## milestone1
module milestone1 (
	input logic CLOCK_50_I,                    
	input logic resetn,
	input  logic            M1_en,
	output  logic            M1_end,
	output logic   [17:0]   SRAM_address,
	input  logic   [15:0]   SRAM_read_data,
	output logic   [15:0]   SRAM_write_data,
	output logic            SRAM_we_n
);
Size in the first run: ~55 I/O pins, about 63000 sq um of cells after synthesis.
==> flow/config.mk <==
export PLATFORM = sky130hd
export DESIGN_NAME = milestone1
export DESIGN_NICKNAME = milestone1
export VERILOG_FILES = /design/flow/design.v
export SDC_FILE = /design/flow/constraint.sdc
export NUM_CORES = 4
export LEC_CHECK = 0
export CAP_MARGIN = 20
export CORE_MARGIN = 2
export CORE_UTILIZATION = 68
export CTS_CLUSTER_DIAMETER = 235
export CTS_CLUSTER_SIZE = 41
export HOLD_SLACK_MARGIN = 0.29
export MAX_ROUTING_LAYER = met4
export PLACE_DENSITY_LB_ADDON = 0.02
export SETUP_SLACK_MARGIN = 0.21
export SLEW_MARGIN = 20
==> flow/constraint.sdc <==
create_clock -name core_clock -period 6.55 [get_ports {CLOCK_50_I}]
set_input_delay 1.3100 -clock core_clock [delete_from_list [all_inputs] [get_ports {CLOCK_50_I}]]
set_output_delay 1.3100 -clock core_clock [all_outputs]
set_load 0.01 [all_outputs]
run.sh (not shown) runs the stock make flow with config.mk's settings and CLKGATE_MAP_FILE=.
The starting point aborted during 5_1_grt with GRT-0232.
==> next run, changes <==
- CORE_UTILIZATION: 68 -> 40
- CTS_CLUSTER_DIAMETER: 235 -> unset
- CTS_CLUSTER_SIZE: 41 -> unset
- HOLD_SLACK_MARGIN: 0.29 -> unset
- MAX_ROUTING_LAYER: met4 -> unset
- PLACE_DENSITY_LB_ADDON: 0.02 -> unset
- SETUP_SLACK_MARGIN: 0.21 -> unset
- clock period: 6.55 -> 13.0 ns (I/O delays scaled with it)
Now the flow went through all stages and came out clean.
Die area is higher by well over a third.
Area after synthesis is unchanged.
Synthesized cell count stays the same.
==> next run, changes <==
- ABC_AREA: unset -> 1
- CORE_UTILIZATION: 40 -> 38
- GPL_ROUTABILITY_DRIVEN: unset -> 0
- GPL_TIMING_DRIVEN: unset -> 0
- TNS_END_PERCENT: unset -> 30
What happened: Utilization shrinks by 1.7 points; setup slack loses 0.24 ns; routed wire length grows by 26%; worst hold slack is about the same; final cell count grows by 27%.
==> next run, changes <==
- ABC_AREA: 1 -> unset
- CORE_UTILIZATION: 38 -> 65
- GPL_ROUTABILITY_DRIVEN: 0 -> unset
- GPL_TIMING_DRIVEN: 0 -> unset
- TNS_END_PERCENT: 30 -> unset
- clock period: 13.0 -> 10.1 ns (I/O delays scaled with it)
After rerunning: Cell area drops slightly. Register-to-register slack is worse by 0.39 ns. Hold slack is better by 0.0037 ns. Die size drops by well over a third. Area after synthesis drops by a few percent. Wire length drops by about a fifth.

---

milestone1 again, from the RTL that the note above started with.
Settings: LEC_CHECK=0, CAP_MARGIN=15, CORE_MARGIN=2, CORE_UTILIZATION=72, MAX_ROUTING_LAYER=met4, SETUP_SLACK_MARGIN=-0.66, SLEW_MARGIN=20; clock period 8.53 ns.
The first run stopped in global routing (5_1_grt).
Rerun with:
Settings changed: CAP_MARGIN 15 to 20, SETUP_SLACK_MARGIN -0.66 to unset.
Clock period 8.53 ns to 8.37 ns, I/O delays scaled along.
What happened:
- The new run aborted during global routing (5_1_grt)
- die size stays the same
- area after synthesis stays the same
- synthesized cell count stays the same
Rerun with:
Settings changed: CAP_MARGIN 20 to 15, CORE_UTILIZATION 72 to 65.
Clock period 8.37 ns to 8.38 ns, I/O delays scaled along.
What happened: The new run died in global routing (5_1_grt) on ODB-0269; die size rose by 11%; synthesized area does not change; synthesized cell count is unchanged.

---

alpha:
Starting RTL as in the previous note.
==> flow/design.v (excerpt) <==
module milestone1 (
	input logic CLOCK_50_I,                    
	input logic resetn,
	input  logic            M1_en,
	output  logic            M1_end,
	output logic   [17:0]   SRAM_address,
	input  logic   [15:0]   SRAM_read_data,
	output logic   [15:0]   SRAM_write_data,
	output logic            SRAM_we_n
);
make LEC_CHECK=0 ABC_AREA=0 CAP_MARGIN=15 CORE_MARGIN=2 CORE_UTILIZATION=70 CTS_CLUSTER_SIZE=14 SETUP_SLACK_MARGIN=1.56 SLEW_MARGIN=20 finish   # period 5.43 ns
alpha: it failed with a tool error in global routing (5_1_grt), so there are no final results.
--- input diff alpha..beta ---
# alpha
export LEC_CHECK = 0
export ABC_AREA = 0
export CAP_MARGIN = 15
export CORE_MARGIN = 2
export CORE_UTILIZATION = 70
export CTS_CLUSTER_SIZE = 14
export SETUP_SLACK_MARGIN = 1.56
export SLEW_MARGIN = 20
create_clock -name core_clock -period 5.43 [get_ports {CLOCK_50_I}]
# beta
export LEC_CHECK = 0
export CAP_MARGIN = 15
export CORE_MARGIN = 2
export CORE_UTILIZATION = 65
export SLEW_MARGIN = 20
export TNS_END_PERCENT = 10
create_clock -name core_clock -period 8.48 [get_ports {CLOCK_50_I}]
## What came out
Nothing crashed in beta and all stages finished; the problem is that the final layout failed, the offending checks being negative setup slack.
Quantity of gates resized following cts sits higher in beta than in alpha.
The lower floorplan die area came out of alpha.
beta against alpha; detailed placement HPWL is down by more than 10%.
[beta] row count rose 3.7% relative to alpha
Setup changes, beta to gamma
# beta
export LEC_CHECK = 0
export CAP_MARGIN = 15
export CORE_MARGIN = 2
export CORE_UTILIZATION = 65
export SLEW_MARGIN = 20
export TNS_END_PERCENT = 10
create_clock -name core_clock -period 8.48 [get_ports {CLOCK_50_I}]
# gamma
export LEC_CHECK = 0
export CAP_MARGIN = 20
export CORE_MARGIN = 2
export CORE_UTILIZATION = 64
export SLEW_MARGIN = 20
create_clock -name core_clock -period 10.9 [get_ports {CLOCK_50_I}]
==> results <==
gamma finished every stage and its layout cleared the timing, DRC and antenna checks. Cells: gamma has fewer instances than beta. In terms of number of inverters outside the clock class in the layout, gamma and beta differ only marginally. Summary — global-route wire length before repair, gamma relative to beta: lower, by 48,000 um.
#### Input delta (delta over gamma)
# gamma
export LEC_CHECK = 0
export CAP_MARGIN = 20
export CORE_MARGIN = 2
export CORE_UTILIZATION = 64
export SLEW_MARGIN = 20
create_clock -name core_clock -period 10.9 [get_ports {CLOCK_50_I}]
# delta
export LEC_CHECK = 0
export ABC_AREA = 1
export CAP_MARGIN = 20
export CORE_MARGIN = 2
export CORE_UTILIZATION = 40
export CTS_CLUSTER_DIAMETER = 185
export SLEW_MARGIN = 20
create_clock -name core_clock -period 13.0 [get_ports {CLOCK_50_I}]
### Flow results
- The run showing the greater fraction of standard cell area that is sequential is gamma.
- Diff gamma -> delta | final period utilization | decrease of 5.9 points
- Insertion delay at the late pin of the worst-skew pair came out higher on delta than on gamma.
- [delta] wire length of the first global-routing pass rose 46,000 um relative to gamma
The following lists how epsilon was set up differently from delta:
# delta
export LEC_CHECK = 0
export ABC_AREA = 1
export CAP_MARGIN = 20
export CORE_MARGIN = 2
export CORE_UTILIZATION = 40
export CTS_CLUSTER_DIAMETER = 185
export SLEW_MARGIN = 20
create_clock -name core_clock -period 13.0 [get_ports {CLOCK_50_I}]
# epsilon
export LEC_CHECK = 0
export ABC_AREA = 1
export CAP_MARGIN = 20
export CORE_MARGIN = 2
export CORE_UTILIZATION = 40
export CTS_CLUSTER_DIAMETER = 221
export GPL_TIMING_DRIVEN = 0
export SLEW_MARGIN = 20
export TNS_END_PERCENT = 45
create_clock -name core_clock -period 13.0 [get_ports {CLOCK_50_I}]
==> comparison <==
Capturing element of the worst setup path: G1[26] -> epsilon, G0[29] -> delta. From delta to epsilon the numbers moved as follows: final non-filler cell area saw an increase, area occupied by multi-input gates comparable, setup slack of the most critical reg-to-reg path decreased 0.38 ns, worst setup slack went down, final-layout worst hold slack increased 0.0087 ns. Uppermost signal routing layer after detailed routing: met4 -> delta, met5 -> epsilon. epsilon ends up with a fraction of area in registers that is 0.24 points lower than in delta. Between delta and epsilon, post-place setup slack decreased.
